== run 1 ==
## breakout
module breakout(
    input  clk,
    input  rst,
    input  rota,
    input  rotb,
    input  de,
    output red,
    output green,
    output blue,
    output hsync,
    output vsync
    );
export LEC_CHECK = 0
export ABC_AREA = 1
export CAP_MARGIN = 30
export CORE_MARGIN = 2
export CORE_UTILIZATION = 72
export CTS_CLUSTER_SIZE = 76
export HOLD_SLACK_MARGIN = 0.3
export SETUP_SLACK_MARGIN = -1.27
export SLEW_MARGIN = 20
create_clock -name core_clock -period 16.3 [get_ports {clk}]
run.sh (not shown) runs the stock make flow with config.mk's settings and CLKGATE_MAP_FILE=.
Run 1 reached the end of the flow, and the finished layout is clean on the timing, design-rule and antenna checks.
The following lists how run 2 was set up differently from run 1:
--- a/flow/config.mk
+++ b/flow/config.mk
@@ -8,8 +8,7 @@
 export ABC_AREA = 1
-export CAP_MARGIN = 30
+export CAP_MARGIN = 20
 export CORE_MARGIN = 2
 export CORE_UTILIZATION = 72
-export CTS_CLUSTER_SIZE = 76
-export HOLD_SLACK_MARGIN = 0.3
-export SETUP_SLACK_MARGIN = -1.27
+export CTS_CLUSTER_SIZE = 10
+export SETUP_SLACK_MARGIN = 1.62
 export SLEW_MARGIN = 20
==> flow/constraint.sdc <==
create_clock -name core_clock -period 5.97 [get_ports {clk}]
set_input_delay 1.1940 -clock core_clock [delete_from_list [all_inputs] [get_ports {clk}]]
set_output_delay 1.1940 -clock core_clock [all_outputs]
set_load 0.01 [all_outputs]
## What came out
- [run 2 vs run 1] combinational share of power: higher in run 2
- Re setup slack: run 2 is 7.28 ns down on run 1.
- Per the comparison of run 2 with run 1, wire length up 4.6%; worst-skew pair later-pin latency flat.
- Comparing run 2 against run 1, there is no change at all in number of flip-flops and latches.
- In the flow results for run 2 and run 1, the logic depth of the worst register-to-register path is smaller on run 1.
- Re sequential share of layout area: run 2 is 0.41 points down on run 1.
- First-pass GRT wire length went up by a few percent going from run 1 to run 2.
- Delta(routed length per instance, run 2 - run 1) > 0
- Leakage power summed over all cells, run 2 vs run 1: up by a few percent
- On cell area: run 2 sits above run 1.
## Diff of input files: run 3 against run 2
--- a/flow/config.mk
+++ b/flow/config.mk
@@ -7,8 +7,5 @@
 export LEC_CHECK = 0
-export ABC_AREA = 1
 export CAP_MARGIN = 20
 export CORE_MARGIN = 2
-export CORE_UTILIZATION = 72
-export CTS_CLUSTER_SIZE = 10
-export SETUP_SLACK_MARGIN = 1.62
+export CORE_UTILIZATION = 68
 export SLEW_MARGIN = 20
==> flow/constraint.sdc <==
create_clock -name core_clock -period 12.7 [get_ports {clk}]
set_input_delay 2.5400 -clock core_clock [delete_from_list [all_inputs] [get_ports {clk}]]
set_output_delay 2.5400 -clock core_clock [all_outputs]
set_load 0.01 [all_outputs]
### Flow results
- Across run 2 and run 3, the outcome is the same: a clean finish for every run.
- Summary: with run 2 as the reference, number of nets in the layout in run 3 moved down by more than a quarter.
- Power, run 2 and run 3, lower one = run 3.
- Taking run 3 over run 2, the number of distinct standard cells referenced by the synthesized netlist ratio works out to 1.4.
- Compared with run 2, run 3 shows register-to-register slack higher by 6.78 ns.
- Compared with run 2, run 3 shows a worst hold slack that is 0.010 ns lower.
- Across both runs, wire length of the first global-routing pass was lower for run 3 than for run 2.
- Compared with run 2, run 3 ends up with a smaller final cell area.

Starting RTL as in the previous note.
==> flow/design.v (excerpt) <==
module breakout(
    input  clk,
    input  rst,
    input  rota,
    input  rotb,
    input  de,
    output red,
    output green,
    output blue,
    output hsync,
    output vsync
    );
==> flow/config.mk <==
export PLATFORM = sky130hd
export DESIGN_NAME = breakout
export DESIGN_NICKNAME = breakout
export VERILOG_FILES = /design/flow/design.v
export SDC_FILE = /design/flow/constraint.sdc
export NUM_CORES = 4
export LEC_CHECK = 0
export ABC_AREA = 1
export CAP_MARGIN = 20
export CELL_PAD_IN_SITES_DETAIL_PLACEMENT = 2
export CELL_PAD_IN_SITES_GLOBAL_PLACEMENT = 1
export CORE_MARGIN = 5
export CORE_UTILIZATION = 40
export HOLD_SLACK_MARGIN = 0.28
export SLEW_MARGIN = 20
==> flow/constraint.sdc <==
create_clock -name core_clock -period 40.0 [get_ports {clk}]
set_input_delay 8.0000 -clock core_clock [delete_from_list [all_inputs] [get_ports {clk}]]
set_output_delay 8.0000 -clock core_clock [all_outputs]
set_load 0.01 [all_outputs]
The starting point ran to the end with no violations.
Edit:
ABC_AREA = default   (was 1)
CELL_PAD_IN_SITES_GLOBAL_PLACEMENT = default   (was 1)
HOLD_SLACK_MARGIN = default   (was 0.28)
What happened:
- The new run went through all stages and came out clean
- cell count falls by 25%
- clock skew rises by 0.0055 ns
- synthesized area falls by 11%
- hold slack is better by 0.014 ns
- sequential power stays flat

breakout again, from the RTL that the note above started with.
==> flow/design.v (excerpt) <==
module breakout(
    input  clk,
    input  rst,
    input  rota,
    input  rotb,
    input  de,
    output red,
    output green,
    output blue,
    output hsync,
    output vsync
    );
==> flow/config.mk <==
export PLATFORM = sky130hd
export DESIGN_NAME = breakout
export DESIGN_NICKNAME = breakout
export VERILOG_FILES = /design/flow/design.v
export SDC_FILE = /design/flow/constraint.sdc
export NUM_CORES = 4
export LEC_CHECK = 0
export ABC_AREA = 0
export CAP_MARGIN = 20
export CORE_MARGIN = 2
export CORE_UTILIZATION = 71
export CTS_CLUSTER_DIAMETER = 256
export CTS_CLUSTER_SIZE = 54
export GPL_ROUTABILITY_DRIVEN = 1
export GPL_TIMING_DRIVEN = 1
export PLACE_DENSITY_LB_ADDON = 0.25
export SETUP_SLACK_MARGIN = 1.39
export SLEW_MARGIN = 25
==> flow/constraint.sdc <==
create_clock -name core_clock -period 11.2 [get_ports {clk}]
set_input_delay 2.2400 -clock core_clock [delete_from_list [all_inputs] [get_ports {clk}]]
set_output_delay 2.2400 -clock core_clock [all_outputs]
set_load 0.01 [all_outputs]
The baseline completed without violations.
Rerun with:
- CTS_CLUSTER_SIZE: 54 -> 64
- MAX_ROUTING_LAYER: unset -> met4
- clock period: 11.2 -> 8.98 ns (I/O delays scaled with it)
What happened: The new run went through all stages and came out clean; via count goes down slightly; die area does not change; routed wire length shrinks by a few percent; combinational power rose by a quarter to a third; count of clock-buffer cells in the layout goes up by 1; power goes up by a quarter to a third; global-route usage goes up by 0.41 points; design area barely changes; area after synthesis is unchanged; setup slack degrades by 1.7 ns.
Rerun with:
- CORE_ASPECT_RATIO: unset -> 0.5
- CORE_UTILIZATION: 71 -> 31
- CTS_CLUSTER_DIAMETER: 256 -> 99
- CTS_CLUSTER_SIZE: 64 -> 93
- MAX_ROUTING_LAYER: met4 -> unset
- PLACE_DENSITY_LB_ADDON: 0.25 -> 0.06
- clock period: 8.98 -> 18.1 ns (I/O delays scaled with it)
Non-clock buffer count increases by 3.
Wire length increases by 19%.
Clock skew decreases by 0.0064 ns.
Synthesized cell count is unchanged.
Rerun with:
- CORE_ASPECT_RATIO: 0.5 -> unset
- CORE_UTILIZATION: 31 -> 72
- CTS_CLUSTER_SIZE: 93 -> unset
- PLACE_DENSITY_LB_ADDON: 0.06 -> 0.0
- SETUP_SLACK_MARGIN: 1.39 -> 1.98
- clock period: 18.1 -> 7.37 ns (I/O delays scaled with it)
Outcome: The changed run finished with timing, DRC and antenna clean; total power rises by 150%; routed wire length drops by 11%; worst setup slack degrades by 7.0 ns; core utilization grows by 45 points; cell count falls by 16%; first-iteration DRC count goes up by 48%; final area fell by 1.2%; clock-buffer cell count is lower by 1; via count went up by 5.4%.

Setup of run A:
breakout again, from the RTL that the note above started with.
export LEC_CHECK = 0
export ABC_AREA = 1
export CAP_MARGIN = 20
export CORE_MARGIN = 2
export CORE_UTILIZATION = 61
export CTS_CLUSTER_DIAMETER = 99
export GPL_ROUTABILITY_DRIVEN = 1
export GPL_TIMING_DRIVEN = 1
export PLACE_DENSITY = 0.64
export SETUP_SLACK_MARGIN = 1.39
export SLEW_MARGIN = 25
create_clock -name core_clock -period 7.37 [get_ports {clk}]
Run A finished all stages; the layout is clean.
Inputs modified between run A and run B:
- PLACE_DENSITY removed (was 0.64)
- CORE_UTILIZATION changed from 61 to 66
- ABC_AREA changed from 1 to 0
## What came out
Run B finished end to end and its layout was clean on timing, DRC and antenna.
Changes observed in run B relative to run A: core utilization picked up an extra 6.9 points, register-to-register slack went up, number of cell instances on the worst register-to-register path -5.
Run B ended up with signal_generator_inst.xpos[4] as its startpoint of the most critical setup path; run A ended up with game_inst.ballY[0].
For run C, these inputs were changed with respect to run B:
- a change of CORE_UTILIZATION from 66 to 70
- a change of SLEW_MARGIN from 25 to 20
- a deleted CTS_CLUSTER_DIAMETER that had been 99
- an added PLACE_DENSITY_LB_ADDON of 0.15
- a change of ABC_AREA from 0 to 1
- a change of SETUP_SLACK_MARGIN from 1.39 to 1.95
- a deleted GPL_ROUTABILITY_DRIVEN that had been 1
- a deleted GPL_TIMING_DRIVEN that had been 1
- an added CTS_CLUSTER_SIZE of 17
==> results <==
In the reports for run B and run C, the smaller fraction of standard cell area that is sequential belongs to run C.
Diff run B -> run C: post-synthesis area per instance moved down; final instance count without filler cells moved up; post-synthesis to final-layout area growth moved down; final wirelength moved up; inverter count of the layout excluding clock inverters moved up.
Changes in run D relative to run C:
- PLACE_DENSITY_LB_ADDON removed (was 0.15)
- CORE_UTILIZATION changed from 70 to 66
- CTS_CLUSTER_SIZE removed (was 17)
--- outcome ---
Run D finished every step from synthesis to the final layout, and the layout passed the timing, design-rule and antenna checks. Compared with run C, run D shows a higher worst setup margin. Fraction of the core area occupied by cells at floorplan, run D and run C: larger value in run C. Run C → run D: logic area ~0 delta; count of clock-net buffers in the final layout +2; arrival time at the worst endpoint -0.03 ns. Peak ir drop on the vdd network on run D is down relative to run C. Against run C, run D reports a utilization that is lower. Design area delta (run D -> run C): insignificant. Flip-flop and latch share of the layout cell area essentially unchanged between run D and run C.
### run D -> run E
- CTS_CLUSTER_SIZE newly set to 97
- CORE_UTILIZATION changed from 66 to 70
- PLACE_DENSITY_LB_ADDON newly set to 0.15
[summary]
- Run D has a higher die width than run E.
- Post-route cell area of run E is on par with run D.
- Run E vs run D: global-route usage up
- The clock-buffer cell count of run E is lower than that of run D.
--- input diff run E..run F ---
- CTS_CLUSTER_SIZE changed from 97 to 10
- CORE_UTILIZATION changed from 70 to 72
- SETUP_SLACK_MARGIN changed from 1.95 to 2.08
- PLACE_DENSITY newly set to 0.36
- PLACE_DENSITY_LB_ADDON removed (was 0.15)
- SLEW_MARGIN changed from 20 to 40
- CORE_ASPECT_RATIO newly set to 1.32
Findings:
- Run F against run E: worst setup margin up 0.095 ns, worst slack at placement rose by 0.020 ns.
- Post-detailed-placement half-perimeter wirelength grows by a few percent when moving from run E to run F.
- Standard cell with the maximum stage delay on the critical path: clkdlybuf4s50_1 -> run E, a21oi_2 -> run F
- Critical path depth was higher in run E than in run F.
- Against run E, the final cell area of run F is higher.
Power figures rest on the tool's default switching activity, not on a simulated workload.
